v25:
==> flow/design.v (excerpt) <==
module breakout(
    input  clk,
    input  rst,
    input  rota,
    input  rotb,
    input  de,
    output red,
    output green,
    output blue,
    output hsync,
    output vsync
    );
export LEC_CHECK = 0
export ABC_AREA = 0
export CAP_MARGIN = 20
export CORE_ASPECT_RATIO = 0.5
export CORE_MARGIN = 2
export CORE_UTILIZATION = 31
export CTS_CLUSTER_DIAMETER = 99
export CTS_CLUSTER_SIZE = 93
export GPL_ROUTABILITY_DRIVEN = 1
export GPL_TIMING_DRIVEN = 1
export PLACE_DENSITY_LB_ADDON = 0.06
export SETUP_SLACK_MARGIN = 1.39
export SLEW_MARGIN = 25
create_clock -name core_clock -period 18.1 [get_ports {clk}]
run.sh (not shown) runs the stock make flow with config.mk's settings and CLKGATE_MAP_FILE=.
v25 was carried through to the last stage, and its layout satisfied the timing, design-rule and antenna checks.
Relative to v25, the following input files were edited for v56:
# v25
export LEC_CHECK = 0
export ABC_AREA = 0
export CAP_MARGIN = 20
export CORE_ASPECT_RATIO = 0.5
export CORE_MARGIN = 2
export CORE_UTILIZATION = 31
export CTS_CLUSTER_DIAMETER = 99
export CTS_CLUSTER_SIZE = 93
export GPL_ROUTABILITY_DRIVEN = 1
export GPL_TIMING_DRIVEN = 1
export PLACE_DENSITY_LB_ADDON = 0.06
export SETUP_SLACK_MARGIN = 1.39
export SLEW_MARGIN = 25
create_clock -name core_clock -period 18.1 [get_ports {clk}]
# v56
export LEC_CHECK = 0
export ABC_AREA = 1
export CAP_MARGIN = 20
export CORE_MARGIN = 2
export CORE_UTILIZATION = 72
export CTS_CLUSTER_DIAMETER = 99
export CTS_CLUSTER_SIZE = 92
export GPL_ROUTABILITY_DRIVEN = 1
export GPL_TIMING_DRIVEN = 1
export PLACE_DENSITY = 0.64
export SETUP_SLACK_MARGIN = 1.96
export SLEW_MARGIN = 25
create_clock -name core_clock -period 7.37 [get_ports {clk}]
--- outcome ---
On hold violation count in the final report, v25 and v56 are basically level.
Note that the per-instance average area after synthesis recorded for v25 amounts to 1.2 times the value seen in v56.
Full die area: v25 and v56 compared, higher one is v25
When the final numbers for v25 and v56 were put side by side, the non-clock buffer count turned out to be greater in v25.
v56 against v25; detailed-route wire length on metal 1 is down by more than 10%.
Design area (v56 / v25): 1.08
Logic depth of the worst register-to-register path in v56 is 2 above v25.
Compared with v25, v56 shows post-layout period usage of the worst path higher by 21 points.
Modified inputs, v31 compared to v56
# v56
export LEC_CHECK = 0
export ABC_AREA = 1
export CAP_MARGIN = 20
export CORE_MARGIN = 2
export CORE_UTILIZATION = 72
export CTS_CLUSTER_DIAMETER = 99
export CTS_CLUSTER_SIZE = 92
export GPL_ROUTABILITY_DRIVEN = 1
export GPL_TIMING_DRIVEN = 1
export PLACE_DENSITY = 0.64
export SETUP_SLACK_MARGIN = 1.96
export SLEW_MARGIN = 25
create_clock -name core_clock -period 7.37 [get_ports {clk}]
# v31
export LEC_CHECK = 0
export ABC_AREA = 0
export CAP_MARGIN = 20
export CORE_MARGIN = 2
export CORE_UTILIZATION = 72
export CTS_CLUSTER_DIAMETER = 99
export GPL_ROUTABILITY_DRIVEN = 0
export GPL_TIMING_DRIVEN = 1
export PLACE_DENSITY_LB_ADDON = 0.0
export SETUP_SLACK_MARGIN = 2.19
export SLEW_MARGIN = 10
create_clock -name core_clock -period 7.37 [get_ports {clk}]
Notes after the runs:
- Lower flip-flop and latch share of the layout cell area was reported by v56, not v31.
- In the reports for v31 and v56, the larger routed wire length belongs to v56.
- v56 ended up with red as its endpoint of the most critical setup path; v31 ended up with green.
- Taking v31 as 1.0, v56 lands at 1.4 on synthesized cell count.
Input changes introduced in v10 (baseline for comparison: v31):
# v31
export LEC_CHECK = 0
export ABC_AREA = 0
export CAP_MARGIN = 20
export CORE_MARGIN = 2
export CORE_UTILIZATION = 72
export CTS_CLUSTER_DIAMETER = 99
export GPL_ROUTABILITY_DRIVEN = 0
export GPL_TIMING_DRIVEN = 1
export PLACE_DENSITY_LB_ADDON = 0.0
export SETUP_SLACK_MARGIN = 2.19
export SLEW_MARGIN = 10
create_clock -name core_clock -period 7.37 [get_ports {clk}]
# v10
export LEC_CHECK = 0
export ABC_AREA = 1
export CAP_MARGIN = 20
export CORE_MARGIN = 2
export CORE_UTILIZATION = 72
export CTS_CLUSTER_SIZE = 10
export SETUP_SLACK_MARGIN = 2.08
export SLEW_MARGIN = 20
create_clock -name core_clock -period 7.37 [get_ports {clk}]
Findings:
v10 ends up with a routed wire length that is 15% higher than in v31. Clock period minus worst slack in v10 is 280 ps lower than in v31. Per the final summary, v10 finished and its layout is clean on timing, DRC and antenna. The maximum resistive drop on vdd number comes out lower for v10 vs v31.

breakout again, from the RTL that the note above started with.
make LEC_CHECK=0 ABC_AREA=0 CAP_MARGIN=20 CORE_MARGIN=2 CORE_UTILIZATION=71 CTS_CLUSTER_DIAMETER=256 CTS_CLUSTER_SIZE=54 GPL_ROUTABILITY_DRIVEN=1 GPL_TIMING_DRIVEN=1 MAX_ROUTING_LAYER=met4 PLACE_DENSITY=0.65 SETUP_SLACK_MARGIN=1.39 SLEW_MARGIN=25 finish   # period 9.27 ns
==> next run, changes <==
Settings changed: ABC_AREA 0 to default, CORE_UTILIZATION 71 to 72, CTS_CLUSTER_DIAMETER 256 to default, CTS_CLUSTER_SIZE 54 to default, GPL_ROUTABILITY_DRIVEN 1 to default, GPL_TIMING_DRIVEN 1 to default, MAX_ROUTING_LAYER met4 to default, PLACE_DENSITY 0.65 to default, SETUP_SLACK_MARGIN 1.39 to default, SLEW_MARGIN 25 to 20.
Clock period 9.27 ns to 8.42 ns, I/O delays scaled along.
Total power rises by 7.2%.
Clock skew falls by 0.0076 ns.
Design area falls by 0.61%.
Wire length falls by about 1.3%.
Flip-flop count does not change.
Synthesized area is unchanged.
Worst setup slack is worse by 0.78 ns.
==> next run, changes <==
Settings changed: CORE_UTILIZATION 72 to 24.
Clock period 8.42 ns to 57.6 ns, I/O delays scaled along.
Synthesized area stays the same.
Sequential share of layout area came out lower by 1.2 points.
Via count came out lower by 2.1%.
Count of clock-buffer cells in the layout came out higher by 1.
Global-route usage came out lower by 22 points.
Worst setup slack gets better by 39 ns.
Total power came out lower by 85%.
Non-clock buffer count does not change.
Design area came out higher by 4.1%.
Core utilization came out lower by 52 points.
==> next run, changes <==
Settings changed: ABC_AREA from default to 1, CORE_UTILIZATION 24 to 66, SETUP_SLACK_MARGIN from default to 1.95.
Clock period 57.6 ns to 7.37 ns, I/O delays scaled along.
=> The changed run completed with no timing, DRC or antenna violations; routed wire length went up by 8.6%; sequential cell count does not change; power grows to 8.0 times its value; clock power goes up to 7.9 times its value; via count is higher by 25%; worst setup slack degrades by 39 ns.
==> next run, changes <==
Settings changed: CAP_MARGIN 20 to 40, CORE_UTILIZATION 66 to 72, CTS_CLUSTER_SIZE from default to 10, HOLD_SLACK_MARGIN from default to 0.28, PLACE_DENSITY_LB_ADDON from default to 0.29, SETUP_SLACK_MARGIN 1.95 to 2.08.
Outcome:
- The new run finished clean
- final area climbs by 0.48%
- core utilization went up by 6.7 points
- setup slack loses 0.0089 ns
- die area goes down by about 8%
- clock power increases by about 5.6%
- synthesized area does not change
- via count climbs by 2.2%
- first-iteration DRC count increases by about 50%

## wip/willow
Starting RTL as in the previous note.
make LEC_CHECK=0 ABC_AREA=1 CAP_MARGIN=20 CORE_MARGIN=2 CORE_UTILIZATION=72 CTS_CLUSTER_DIAMETER=90 PLACE_DENSITY_LB_ADDON=0.01 SETUP_SLACK_MARGIN=1.95 SLEW_MARGIN=20 finish   # period 7.37 ns
--- input diff wip/willow..wip/zinc ---
# wip/willow
export LEC_CHECK = 0
export ABC_AREA = 1
export CAP_MARGIN = 20
export CORE_MARGIN = 2
export CORE_UTILIZATION = 72
export CTS_CLUSTER_DIAMETER = 90
export PLACE_DENSITY_LB_ADDON = 0.01
export SETUP_SLACK_MARGIN = 1.95
export SLEW_MARGIN = 20
create_clock -name core_clock -period 7.37 [get_ports {clk}]
# wip/zinc
export LEC_CHECK = 0
export ABC_AREA = 1
export CAP_MARGIN = 20
export CORE_MARGIN = 2
export CORE_UTILIZATION = 72
export CTS_CLUSTER_DIAMETER = 99
export GPL_ROUTABILITY_DRIVEN = 1
export GPL_TIMING_DRIVEN = 1
export PLACE_DENSITY_LB_ADDON = 0.01
export SETUP_SLACK_MARGIN = -0.12
export SLEW_MARGIN = 25
create_clock -name core_clock -period 7.37 [get_ports {clk}]
Results
- wip/willow -> wip/zinc: worst hold margin flat
- The met3 wirelength from detailed routing was comparable across wip/willow and wip/zinc.
- Critical path data arrival time in wip/zinc vs wip/willow: up 0.27 ns
- Internal power of the cells delta (wip/zinc -> wip/willow): insignificant
- wip/zinc against wip/willow: final area did not really move; count of cells resized by post-cts repair went down; setup slack went down.
- Of the two candidates, wip/willow has the better time the worst path needs with I/O delays and setup and wip/zinc the worse one.
- Fraction of cell area in non-clock buffers essentially unchanged between wip/willow and wip/zinc.
- wip/zinc completed end to end with timing, DRC and antenna clean.
Setup changes, wip/zinc to wip/nickel
# wip/zinc
export LEC_CHECK = 0
export ABC_AREA = 1
export CAP_MARGIN = 20
export CORE_MARGIN = 2
export CORE_UTILIZATION = 72
export CTS_CLUSTER_DIAMETER = 99
export GPL_ROUTABILITY_DRIVEN = 1
export GPL_TIMING_DRIVEN = 1
export PLACE_DENSITY_LB_ADDON = 0.01
export SETUP_SLACK_MARGIN = -0.12
export SLEW_MARGIN = 25
create_clock -name core_clock -period 7.37 [get_ports {clk}]
# wip/nickel
export LEC_CHECK = 0
export ABC_AREA = 1
export CAP_MARGIN = 20
export CORE_MARGIN = 2
export CORE_UTILIZATION = 68
export SETUP_SLACK_MARGIN = 1.95
export SLEW_MARGIN = 20
create_clock -name core_clock -period 7.37 [get_ports {clk}]
[summary]
- wip/nickel went all the way through the flow, and no timing, DRC or antenna check failed.
- Summary of wip/nickel over wip/zinc: cell depth of the worst setup path moved down, portion of the layout cell area used by clock cells held steady, met1 routing resource usage after global routing went down by 2.5 points, routed wire length now smaller.
### wip/nickel -> wip/ember
# wip/nickel
export LEC_CHECK = 0
export ABC_AREA = 1
export CAP_MARGIN = 20
export CORE_MARGIN = 2
export CORE_UTILIZATION = 68
export SETUP_SLACK_MARGIN = 1.95
export SLEW_MARGIN = 20
create_clock -name core_clock -period 7.37 [get_ports {clk}]
# wip/ember
export LEC_CHECK = 0
export ABC_AREA = 1
export CAP_MARGIN = 20
export CORE_MARGIN = 2
export CORE_UTILIZATION = 70
export CTS_CLUSTER_SIZE = 16
export PLACE_DENSITY_LB_ADDON = 0.16
export SETUP_SLACK_MARGIN = 1.95
export SLEW_MARGIN = 20
create_clock -name core_clock -period 7.37 [get_ports {clk}]
### Flow results
Diff wip/nickel -> wip/ember: worst hold path cell count down 1, post-CTS clock slew at the launch and capture registers of the worst setup and hold paths flat, die size down about 2.8%.
Utilization (lower): wip/nickel
Wire length (higher): wip/nickel
Per the comparison of wip/ember with wip/nickel, share of the final layout cell area in sequential cells comparable; largest fanout of any net on the critical path saw an increase; relative area of non-clock buffer cells in the final design about even; total number of placement rows went down 1.
Going from wip/nickel to wip/ember, final area shrank slightly.
Relative to wip/nickel, the area growth from synthesis to final layout of wip/ember is lower by 0.45 points.

== JK ==
Starting RTL as in the previous note.
clock: 40.0 ns
lec_check: 0
cap_margin: 20
core_aspect_ratio: 1.99
core_margin: 2
core_utilization: 56
cts_cluster_diameter: 391
cts_cluster_size: 48
place_density: 0.35
setup_slack_margin: -2.0
slew_margin: 35
tns_end_percent: 40
The following lists how MS was set up differently from JK:
- CORE_ASPECT_RATIO: 1.99 -> unset
- TNS_END_PERCENT: 40 -> unset
- CTS_CLUSTER_DIAMETER: 391 -> unset
- SLEW_MARGIN: 35 -> 20
- PLACE_DENSITY: 0.35 -> unset
- CTS_CLUSTER_SIZE: 48 -> unset
- CORE_UTILIZATION: 56 -> 64
- SETUP_SLACK_MARGIN: -2.0 -> unset
- the clock period (ns, I/O delays scaled along): 40.0 -> 13.3
==> comparison <==
- Delta (MS minus JK): non-clock buffer count went down 6; overall power consumption went up 210%; cell count went down 2.3%; measured slew at the worst slew-check pin went up 0.086 ns; final estimated routing congestion in global placement went down 0.034.
### MS -> AL
- putting CTS_CLUSTER_SIZE at 93 where nothing was set
- swapping 64 for 72 in CORE_UTILIZATION
- putting SETUP_SLACK_MARGIN at 1.79 where nothing was set
- putting ABC_AREA at 1 where nothing was set
- swapping 13.3 for 5.97 in the clock period (ns, I/O delays scaled along)
Results
Of AL and MS, it is AL that has the higher routed length on met1.
AL vs. MS: area share of xor/xnor cells in the synthesized design went down by 3.2 points.
AL vs MS, critical-path cell with the highest stage delay: sky130_fd_sc_hd__dfxtp_1 vs sky130_fd_sc_hd__nor4b_1
The run showing the greater number of global-route vias before repair is AL.
Looking only at global-route met1 utilization, and setting everything else aside, the lower value of AL and MS goes to MS.

## build 52
Starting RTL as in the previous note.
clock: 18.1 ns
lec_check: 0
abc_area: 0
cap_margin: 20
core_margin: 2
core_utilization: 31
cts_cluster_diameter: 396
cts_cluster_size: 96
gpl_routability_driven: 1
gpl_timing_driven: 1
place_density_lb_addon: 0.06
setup_slack_margin: 1.39
slew_margin: 25
Edits applied to the flow inputs when going from build 52 to build 65:
Settings: PLACE_DENSITY_LB_ADDON: 0.06 -> unset; CTS_CLUSTER_SIZE: 96 -> unset; CORE_UTILIZATION: 31 -> 66; CTS_CLUSTER_DIAMETER: 396 -> 99; the clock period (ns, I/O delays scaled along): 18.1 -> 7.37.
--- outcome ---
Min area growth from synthesis to final layout across build 65 and build 52: build 65
Of the two values seen for cell with the biggest individual delay on the critical path, nor4_1 was produced by build 52 and dfxtp_1 by build 65.
Build 65 ends up with a global routing usage on met2 that is 24 points higher than in build 52.
On build 65: delay of the slowest cell on the worst path is 0.16 ns higher than what build 52 gave.
Modified inputs, build 24 compared to build 65
Settings: CTS_CLUSTER_DIAMETER no longer set, was 99; GPL_TIMING_DRIVEN no longer set, was 1; SLEW_MARGIN now 20, was 25; SETUP_SLACK_MARGIN now 1.95, was 1.39; ABC_AREA now 1, was 0; PLACE_DENSITY_LB_ADDON now 0.2, previously not set; GPL_ROUTABILITY_DRIVEN no longer set, was 1; CORE_UTILIZATION now 72, was 66.
Results
The number of gates given a new drive strength after cts in build 24 was lower than what build 65 gave. Delta (build 24 minus build 65): number of well taps went up by 5, final wirelength went up by 4900 um, total power consumption of the routed design went up by 2.5%, post-placement cell count went up by about 35%. Compared with build 65, build 24 shows a clock latency reported for the late side of the worst-skew pair that is 0.02 ns higher.
Input-level comparison between build 62 and build 24:
Settings: putting CTS_CLUSTER_DIAMETER at 202 where nothing was set; swapping 0.2 for 0.01 in PLACE_DENSITY_LB_ADDON.
Notes after the runs:
- Relative to build 24, number of vias per cell has gone up in build 62.
- Build 62 and build 24 ended up with nearly the same final instance area.
- Delta (build 62 minus build 24): register-to-register slack shows an increase of 0.61 ns, worst-case setup slack after placement shows a reduction of 0.012 ns, fraction of power consumed by sequential logic lost 1.0 points, clock buffer count level.
- Looking at data arrival time of the critical path across build 62 and build 24, the one that comes out higher is build 62.
- The count of TritonRoute iterations in the first routing pass reported for build 62 is greater than that of build 24 by 1.
- Comparing build 24 with build 62, the cell count after placement came out essentially unchanged.
- Between build 24 and build 62, the combinational share of power figures differ only marginally.
- Summary — final setup slack of the worst path, build 62 relative to build 24: lower, by 0.061 ns.
--- input diff build 62..build 73 ---
Settings: swapping 72 for 70 in CORE_UTILIZATION; putting CTS_CLUSTER_SIZE at 17 where nothing was set; swapping 0.01 for 0.15 in PLACE_DENSITY_LB_ADDON; clearing CTS_CLUSTER_DIAMETER, which used to be 202.
- On flip-flop and latch share of the layout cell area, build 62 and build 73 are basically level.
- Relative to build 62, final cell utilization of the core has gone down in build 73.
- Die outline area is higher on build 73
- From build 62 to build 73, aoi/oai-family share of the synthesized area did not move at all.
- Build 73 vs build 62: routed wire length down by a few percent
- Looking at start point of the critical path, the game_inst.ballY[2] result is from build 73; the game_inst.ballY[0] one comes from build 62.
- Compared with build 62, build 73 improves upper clock frequency limit.
- Changes observed in build 73 relative to build 62: height of the die rose 1.4%, clock tree cell share of total cell area about even, growth of design area from synthesis to finish about even, design area about even.
Setup changes, build 73 to build 2
Settings: putting PLACE_DENSITY at 0.64 where nothing was set; putting GPL_TIMING_DRIVEN at 1 where nothing was set; swapping 20 for 25 in SLEW_MARGIN; swapping 1.95 for 1.39 in SETUP_SLACK_MARGIN; swapping 70 for 61 in CORE_UTILIZATION; clearing CTS_CLUSTER_SIZE, which used to be 17; clearing PLACE_DENSITY_LB_ADDON, which used to be 0.15; putting CTS_CLUSTER_DIAMETER at 99 where nothing was set; putting GPL_ROUTABILITY_DRIVEN at 1 where nothing was set.
Findings:
~same share of the final layout cell area in sequential cells in build 73 and build 2. Build 73 → build 2: worst IR drop on VDD now smaller, relative area change from synthesis to final layout comparable.
Power and IR drop assume default switching activity.
